==> build 10: inputs <==
// axi_timer_counter_top
module axi_timer_counter_top #(
  parameter AXI_ADDR_BW_p = 12     
) (
  input logic  clk,
  input logic  rst_n,
  input logic [AXI_ADDR_BW_p-1:0] i_axi_awaddr,
  input logic  i_axi_awvalid,
  input logic [31:0] i_axi_wdata,
  input logic i_axi_wvalid,
  input logic i_axi_bready,
  input logic [AXI_ADDR_BW_p-1:0] i_axi_araddr,
  input logic i_axi_arvalid,
  input logic i_axi_rready,
  output logic o_axi_awready,
  output logic o_axi_wready,
  output logic [1:0] o_axi_bresp,
  output logic o_axi_bvalid,
  output logic o_axi_arready,
  output logic [31:0] o_axi_rdata,
  output logic [1:0] o_axi_rresp,
  output logic o_axi_rvalid,
  output logic o_cnt0_done,
  output logic o_cnt1_done
);
  logic s_cnt0_en;
  logic s_cnt0_reload;
  logic s_cnt0_count_up;
  logic [31:0] s_cnt0_load_value;
  logic [31:0] s_cnt0_compare_value;
  logic [31:0] s_cnt0_value;
  logic s_cnt1_en;
  logic s_cnt1_reload;
  logic s_cnt1_count_up;
  logic s_cnt1_src;
  logic [31:0] s_cnt1_load_value;
  logic [31:0] s_cnt1_compare_value;
  logic [31:0] s_cnt1_value;
  axi_timer #(
    .AXI_ADDR_BW_p ( AXI_ADDR_BW_p )
  ) axi_timer_inst (
    .clk                  ( clk                   ),
    .rst_n                ( rst_n                 ),
    .i_axi_awaddr         ( i_axi_awaddr          ),
    .i_axi_awvalid        ( i_axi_awvalid         ),
    .i_axi_wdata          ( i_axi_wdata           ),
    .i_axi_wvalid         ( i_axi_wvalid          ),
    .i_axi_bready         ( i_axi_bready          ),
    .i_axi_araddr         ( i_axi_araddr          ),
    .i_axi_arvalid        ( i_axi_arvalid         ),
    .i_axi_rready         ( i_axi_rready          ),
    .o_axi_awready        ( o_axi_awready         ),
    .o_axi_wready         ( o_axi_wready          ),
    .o_axi_bresp          ( o_axi_bresp           ),
    .o_axi_bvalid         ( o_axi_bvalid          ),
    .o_axi_arready        ( o_axi_arready         ),
  ...
clock: 2.75 ns
lec_check: 0
cap_margin: 20
cell_pad_in_sites_detail_placement: 2
cell_pad_in_sites_global_placement: 0
core_aspect_ratio: 1.81
core_margin: 2
core_utilization: 29
cts_cluster_diameter: 396
gpl_routability_driven: 0
hold_slack_margin: -0.06
max_routing_layer: met4
place_density_lb_addon: 0.17
slew_margin: 20
tns_end_percent: 30
run.sh (not shown) runs the stock make flow with config.mk's settings and CLKGATE_MAP_FILE=.
==> inputs of trial 98, as changes to build 10 <==
- CELL_PAD_IN_SITES_DETAIL_PLACEMENT: 2 -> not set
- CELL_PAD_IN_SITES_GLOBAL_PLACEMENT: 0 -> not set
- CORE_ASPECT_RATIO: 1.81 -> not set
- CORE_UTILIZATION: 29 -> 70
- CTS_CLUSTER_DIAMETER: 396 -> not set
- GPL_ROUTABILITY_DRIVEN: 0 -> not set
- HOLD_SLACK_MARGIN: -0.06 -> not set
- MAX_ROUTING_LAYER: met4 -> not set
- PLACE_DENSITY: not set -> 0.38
- PLACE_DENSITY_LB_ADDON: 0.17 -> not set
- TNS_END_PERCENT: 30 -> not set
==> flow/constraint.sdc (replaced) <==
create_clock -name core_clock -period 3.34 [get_ports {clk}]
set_input_delay 0.6680 -clock core_clock [delete_from_list [all_inputs] [get_ports {clk}]]
set_output_delay 0.6680 -clock core_clock [all_outputs]
set_load 0.01 [all_outputs]
==> qor summary <==
item                                                                       build 10                             trial 98
Internal portion of total power                                             6.98 mW                              5.90 mW
Setup repair bufs after CTS                                                       8                                    0
Result of the run                                        complete, but fails checks                       finished clean
Layout check failures                                                  setup timing                                    -
Terminating pin of the worst hold path                 axi_timer_inst.s_axi_arready  timer_counter_inst.s_cnt0_value[25]
Layout fillers                                                                5,508                                1,260
Die height                                                                   314 µm                               152 µm
Proportion of power drawn by the clock network                                46.5%                                46.7%
Worst setup margin                                                        -0.209 ns                             0.161 ns
Tightest hold margin                                                       0.184 ns                             0.498 ns
Wire length of the first global-routing pass                              97,700 µm                            75,000 µm
Floorplan die area                                                       0.0549 mm²                           0.0232 mm²
GR Util met2                                                                  43.0%                                67.0%
Signal buf overhead                                                           16.3%                                9.21%
Routed wire length                                                        64,700 µm                            47,600 µm
Share of power burned in combinational logic                                   4.7%                                 4.2%
Met3 WL                                                                     1980 µm                              4600 µm
End of the worst register-to-register path      timer_counter_inst.s_cnt0_value[30]  timer_counter_inst.s_cnt0_value[23]
Min Tclk post-route                                                         2.96 ns                              3.18 ns
Detailed-placement wirelength estimate                                    47,800 µm                            32,100 µm
Hold Path Class                                           primary input to register                 register to register

---

==> inputs of run P <==
axi_timer_counter_top again, from the RTL that the note above started with.
export LEC_CHECK = 0
export CAP_MARGIN = 5
export CORE_MARGIN = 2
export CORE_UTILIZATION = 72
export CTS_CLUSTER_SIZE = 17
export PLACE_DENSITY = 0.64
export SETUP_SLACK_MARGIN = -0.19
export SLEW_MARGIN = 20
create_clock -name core_clock -period 2.59 [get_ports {clk}]
==> run C: changes against run P <==
CAP_MARGIN = 20   (was 5)
CELL_PAD_IN_SITES_DETAIL_PLACEMENT = 2   (was default)
CELL_PAD_IN_SITES_GLOBAL_PLACEMENT = 3   (was default)
CORE_UTILIZATION = 40   (was 72)
CTS_CLUSTER_SIZE = default   (was 17)
PLACE_DENSITY = default   (was 0.64)
SETUP_SLACK_MARGIN = default   (was -0.19)
==> flow/constraint.sdc (replaced) <==
create_clock -name core_clock -period 5.0 [get_ports {clk}]
set_input_delay 1.0000 -clock core_clock [delete_from_list [all_inputs] [get_ports {clk}]]
set_output_delay 1.0000 -clock core_clock [all_outputs]
set_load 0.01 [all_outputs]
==> metrics.cfg <==
[outcome]
error = [ERROR GRT-0116] Global routing finished with congestion. Check the congestion regions in the DRC Viewer.
status = did not finish
failed_stage = global routing (5_1_grt)

[placement]
gp_congestion = 1.02
place_area_sq_um = 18600

[clocking]
numCtsBuffers = 30

(the above is from run P)
==> metrics.cfg <==
[outcome]
status = finished clean

[placement]
gp_congestion = 0.875
place_area_sq_um = 16900

[clocking]
numCtsBuffers = 36

[logic_synthesis]
yosys.cell_count.top_type = nor2_1

[worst_setup_path]
rr_endpoint = timer_counter_inst.s_cnt0_value[30]

(the above is from run C)
Power is estimated from default activity; no workload was simulated.
